==> inputs of v20 <==
// color_match
module color_match (
    input  wire       clk,
    input  wire       rst_n,
    input  wire [7:0] get_r,
    input  wire [7:0] get_g,
    input  wire [7:0] get_b,
    input  wire [7:0] set_r,
    input  wire [7:0] set_g,
    input  wire [7:0] set_b,
    input  wire [2:0] threshold_level,
    output wire [8:0] get_h,
    output wire [7:0] get_s,
    output wire [7:0] get_v,
    output wire [8:0] set_h,
    output wire [7:0] set_s,
    output wire [7:0] set_v,
    output wire [1:0] similar_flag
);
clock: 28.0 ns
lec_check: 0
cap_margin: 20
core_margin: 2
core_utilization: 40
hold_slack_margin: -0.06
place_density: 0.6
setup_slack_margin: -2.0
slew_margin: 20
tns_end_percent: 60
run.sh (not shown) runs the stock make flow with config.mk's settings and CLKGATE_MAP_FILE=.
==> v33 (differences from v20) <==
Settings changed: CELL_PAD_IN_SITES_GLOBAL_PLACEMENT set to 1, CORE_MARGIN 2 to 3, HOLD_SLACK_MARGIN -0.06 to not set, PLACE_DENSITY 0.6 to not set, SETUP_SLACK_MARGIN -2.0 to not set, TNS_END_PERCENT 60 to not set.
==> comparison <==
Of v33 and v20, v33 has the higher cell count (gap about 2.7%, measured against v20).
v33 went through all stages and came out clean. v20 reached the layout checks and failed them: setup timing.
Between v20 and v33, the lower first-iteration DRC count is in v33 (gap about 15%, measured against v33).
Worst hold slack: v33 is higher than v20 (0.0045 ns).
Against v33, the sequential share of layout area of v20 is higher by 0.63 points.
In sequential cell count, v20 and v33 do not differ.
Of v20 and v33, v33 has the higher core utilization (gap 2.7 points).
==> figures <==
quantity	v20	v33
Worst-Margin Slew	0.990 ns	0.997 ns
WHS	0.346 ns	0.351 ns
Critical path required time	28.37 ns	28.32 ns
Final clock skew	0.0223 ns	0.0172 ns
Met1 Resource Use GR	31.8%	35.6%
Multi-input logic portion of the cell area	73.7%	72.4%
Run status	finished with violations	finished clean
Reasons for failing layout checks	setup timing	-
Vias in the first global route	30700	31300
Cell area after placement	36600 um2	37000 um2
Die Y	292 um	294 um
Standard cell with the maximum stage delay on the critical path	or4b_2	or4_1
Final-report setup violation count	1	0
Number of buffers outside the clock class in the layout	297	446

---

==> 07-27 <==
==> flow/design.v <==
module  rgb_hsv(
	input                         clk,
	input                         rst,	
	input	     [7:0]            rgb_r,
	input	     [7:0]            rgb_g,
	input	     [7:0]            rgb_b,	
	output reg [8:0] 			  hsv_h, 
	output reg [7:0] 			  hsv_s, 
	output reg [7:0] 			  hsv_v  
);
reg [7:0] top; 
reg [13:0] top_60; 
reg [2:0] rgb_se;
reg [2:0] rgb_se_n; 
reg [7:0] max; 
reg [7:0] min; 
reg [7:0] max_min; 
reg [7:0] hsv_s_m;
reg [7:0] max_n;
reg [7:0] division; 
wire r_g, r_b, g_b;
assign r_g = (rgb_r > rgb_g)? 1'b1:1'b0; 
assign r_b = (rgb_r > rgb_b)? 1'b1:1'b0; 
assign g_b = (rgb_g > rgb_b)? 1'b1:1'b0; 
always @ (posedge clk or negedge rst)
begin
	if (!rst)
	begin
		max <= 8'd0;
		min <= 8'd0;
		top <= 8'd0;
		rgb_se <= 3'b010;
	end
	else 
	begin
	case ({r_g,r_b,g_b})
	3'b000:
			begin 
			max <= rgb_b;
			min <= rgb_r;
			top <= rgb_g - rgb_r; 
			rgb_se <= 3'b000;
			end
	3'b001:
			begin 
			max <= rgb_g;
			min <= rgb_r;
			top <= rgb_b - rgb_r; 
			rgb_se <= 3'b001;
			end
	3'b011:
			begin 
			max <= rgb_g;
			min <= rgb_b;
			top <= rgb_r - rgb_b; 
			rgb_se <= 3'b011;
			end
	3'b100:
			begin 
			max <= rgb_b;
			min <= rgb_g;
			top <= rgb_r - rgb_g; 
			rgb_se <= 3'b100;
			end
	3'b110:
			begin 
			max <= rgb_r;
			min <= rgb_g;
			top <= rgb_b - rgb_g; 
			rgb_se <= 3'b110;
			end
	3'b111:
			begin 
			max <= rgb_r;
			min <= rgb_b;
			top <= rgb_g - rgb_b; 
			rgb_se <= 3'b111;
			end
	default
			begin
			max <= 8'd0;
			min <= 8'd0;
			top <= 8'd0;
			rgb_se <= 3'b010;
			end
	endcase
end
end
always @ (posedge clk or negedge rst)
begin
	if (!rst)
		begin
		top_60 <= 14'd0;
		rgb_se_n <= 3'b010;
		max_min <= 8'd0;
		max_n <= 8'd0;
		end
	else
		begin
		top_60 <= {top,6'b000000} - {top,2'b00}; 
		rgb_se_n <= rgb_se;
		max_min <= max - min;
		max_n <= max;
		end
end
always @ (*)
begin
	division = (max_min > 8'd0) ? top_60 / max_min : 8'd240; 
end
always @ (posedge clk or negedge rst)
begin
	if (!rst)
		hsv_h <= 9'd0;
	else 
	begin
	case (rgb_se_n)
	3'b000:
			hsv_h <= 9'd240 - division; 
	3'b001:
			hsv_h <= 9'd120 + division; 
	3'b011:
			hsv_h <= 9'd120 - division; 
	3'b100:
			hsv_h <= 9'd240 + division; 
	3'b110:
			hsv_h <= 9'd360 - division; 
	3'b111:
			hsv_h <= division; 
	default
			hsv_h <= 9'd0;
	endcase
end
end
always @ (*)
begin
	hsv_s_m = (max_n > 8'd0)? ((max_min == max_n) ? 8'd255 : {max_min[7:0],8'b00000000} / max_n) : 8'd0;
end
always@(posedge clk or negedge rst)
begin
	if (!rst)
      hsv_s <= 8'd0;
	else
	hsv_s <= hsv_s_m;
end
always@(posedge clk or negedge rst)
begin
  if (!rst)
  hsv_v <= 8'd0;
  else
  hsv_v <= max_n;
 end
endmodule
module HSVComparator (
    input   clk,
    input wire [8:0] hsv_get_h, hsv_get_s, hsv_get_v,
    input wire [8:0] hsv_set_h, hsv_set_s, hsv_set_v,
    input wire [2:0] threshold_level,
    output reg [1:0] similar_flag  
);
parameter THRESHOLD1_H = 60, THRESHOLD1_S = 32, THRESHOLD1_V = 32;   
parameter THRESHOLD2_H = 15, THRESHOLD2_S = 8,  THRESHOLD2_V = 8;  
parameter THRESHOLD3_H = 10, THRESHOLD3_S = 5,  THRESHOLD3_V = 5;  
parameter THRESHOLD4_H = 5,  THRESHOLD4_S = 3,  THRESHOLD4_V = 3;   
reg [8:0] h_diff, s_diff, v_diff;
function [8:0] abs_diff;
    input [8:0] a, b;
    if (a > b) begin
        abs_diff = a - b;
    end else begin
        abs_diff = b - a;
    end
endfunction
always @(posedge clk) begin
    similar_flag <= 2'b0;  
    h_diff = abs_diff(hsv_get_h, hsv_set_h);
    s_diff = abs_diff(hsv_get_s, hsv_set_s);
    v_diff = abs_diff(hsv_get_v, hsv_set_v);
    if (h_diff > 180) begin
        h_diff = 360 - h_diff;
    end
    if ({hsv_set_h,hsv_set_s,hsv_set_v} == 24'b0)begin
        similar_flag <= 2'b10;
    end
    else begin
    case(threshold_level)
        3'b000: begin  
            if (h_diff <= THRESHOLD1_H && s_diff <= THRESHOLD1_S && v_diff <= THRESHOLD1_V) begin
                similar_flag <= 2'b01;  
            end
        end
        3'b001: begin  
            if (h_diff <= THRESHOLD2_H && s_diff <= THRESHOLD2_S && v_diff <= THRESHOLD2_V) begin
                similar_flag <= 2'b01;  
            end
        end
        3'b010: begin  
            if (h_diff <= THRESHOLD3_H && s_diff <= THRESHOLD3_S && v_diff <= THRESHOLD3_V) begin
                similar_flag <= 2'b01;  
            end
        end
        3'b111: begin  
            if (h_diff <= THRESHOLD4_H && s_diff <= THRESHOLD4_S && v_diff <= THRESHOLD4_V) begin
                similar_flag <= 2'b01;  
            end
        end
        default: ;  
    endcase 
    end
end
endmodule
module color_match (
    input  wire       clk,
    input  wire       rst_n,
    input  wire [7:0] get_r,
    input  wire [7:0] get_g,
    input  wire [7:0] get_b,
    input  wire [7:0] set_r,
    input  wire [7:0] set_g,
    input  wire [7:0] set_b,
    input  wire [2:0] threshold_level,
    output wire [8:0] get_h,
    output wire [7:0] get_s,
    output wire [7:0] get_v,
    output wire [8:0] set_h,
    output wire [7:0] set_s,
    output wire [7:0] set_v,
    output wire [1:0] similar_flag
);
    rgb_hsv rgb_hsv_get_inst (
        .clk   (clk),
        .rst   (rst_n),
        .rgb_r (get_r),
        .rgb_g (get_g),
        .rgb_b (get_b),
        .hsv_h (get_h),
        .hsv_s (get_s),
        .hsv_v (get_v)
    );
    rgb_hsv rgb_hsv_set_inst (
        .clk   (clk),
        .rst   (rst_n),
        .rgb_r (set_r),
        .rgb_g (set_g),
        .rgb_b (set_b),
        .hsv_h (set_h),
        .hsv_s (set_s),
        .hsv_v (set_v)
    );
    HSVComparator HSVComparator_inst (
        .clk             (clk),
        .hsv_get_h       (get_h),
        .hsv_get_s       ({1'b0, get_s}),
        .hsv_get_v       ({1'b0, get_v}),
        .hsv_set_h       (set_h),
        .hsv_set_s       ({1'b0, set_s}),
        .hsv_set_v       ({1'b0, set_v}),
        .threshold_level (threshold_level),
        .similar_flag    (similar_flag)
    );
endmodule
==> flow/run.sh <==
#!/bin/bash
# the make line also repeats each setting of config.mk as NAME=value (left out here)
make -C /OpenROAD-flow-scripts/flow DESIGN_CONFIG=/design/flow/config.mk WORK_HOME=/design/flow/orfs CLKGATE_MAP_FILE= finish
==> flow/config.mk <==
export PLATFORM = sky130hd
export DESIGN_NAME = color_match
export DESIGN_NICKNAME = color_match
export VERILOG_FILES = /design/flow/design.v
export SDC_FILE = /design/flow/constraint.sdc
export NUM_CORES = 4
export LEC_CHECK = 0
export ABC_AREA = 1
export CAP_MARGIN = 20
export CORE_MARGIN = 2
export CORE_UTILIZATION = 70
export CTS_CLUSTER_DIAMETER = 340
export CTS_CLUSTER_SIZE = 37
export HOLD_SLACK_MARGIN = -0.1
export MAX_ROUTING_LAYER = met4
export PLACE_DENSITY = 0.6
export SLEW_MARGIN = 20
==> flow/constraint.sdc <==
create_clock -name core_clock -period 22.7 [get_ports {clk}]
set_input_delay 4.5400 -clock core_clock [delete_from_list [all_inputs] [get_ports {clk}]]
set_output_delay 4.5400 -clock core_clock [all_outputs]
set_load 0.01 [all_outputs]
==> 09-25 (differences from 07-27) <==
==> flow/config.mk (replaced) <==
export PLATFORM = sky130hd
export DESIGN_NAME = color_match
export DESIGN_NICKNAME = color_match
export VERILOG_FILES = /design/flow/design.v
export SDC_FILE = /design/flow/constraint.sdc
export NUM_CORES = 4
export LEC_CHECK = 0
export CAP_MARGIN = 20
export CORE_MARGIN = 2
export CORE_UTILIZATION = 44
export PLACE_DENSITY = 0.6
export SLEW_MARGIN = 20
==> flow/constraint.sdc (replaced) <==
create_clock -name core_clock -period 27.2 [get_ports {clk}]
set_input_delay 5.4400 -clock core_clock [delete_from_list [all_inputs] [get_ports {clk}]]
set_output_delay 5.4400 -clock core_clock [all_outputs]
set_load 0.01 [all_outputs]
==> 09-22 (differences from 07-27) <==
==> flow/config.mk (replaced) <==
export PLATFORM = sky130hd
export DESIGN_NAME = color_match
export DESIGN_NICKNAME = color_match
export VERILOG_FILES = /design/flow/design.v
export SDC_FILE = /design/flow/constraint.sdc
export NUM_CORES = 4
export LEC_CHECK = 0
export ABC_AREA = 1
export CAP_MARGIN = 20
export CORE_MARGIN = 2
export CORE_UTILIZATION = 48
export CTS_CLUSTER_DIAMETER = 49
export CTS_CLUSTER_SIZE = 100
export SLEW_MARGIN = 20
==> flow/constraint.sdc (replaced) <==
create_clock -name core_clock -period 28.0 [get_ports {clk}]
set_input_delay 5.6000 -clock core_clock [delete_from_list [all_inputs] [get_ports {clk}]]
set_output_delay 5.6000 -clock core_clock [all_outputs]
set_load 0.01 [all_outputs]
==> summary of the runs <==
09-22 completed without violations. 09-25 produced a clean layout. 07-27 finished with negative setup slack left.
In synthesized area, 09-22 and 07-27 do not differ.
Global-route usage: 09-25 < 09-22 < 07-27.
Non-clock buffer count: 07-27 > 09-25 > 09-22.
Against 09-25, the worst setup slack of 09-22 is better by 1.7 ns.
The lowest register-to-register slack belongs to 07-27, the highest to 09-22.
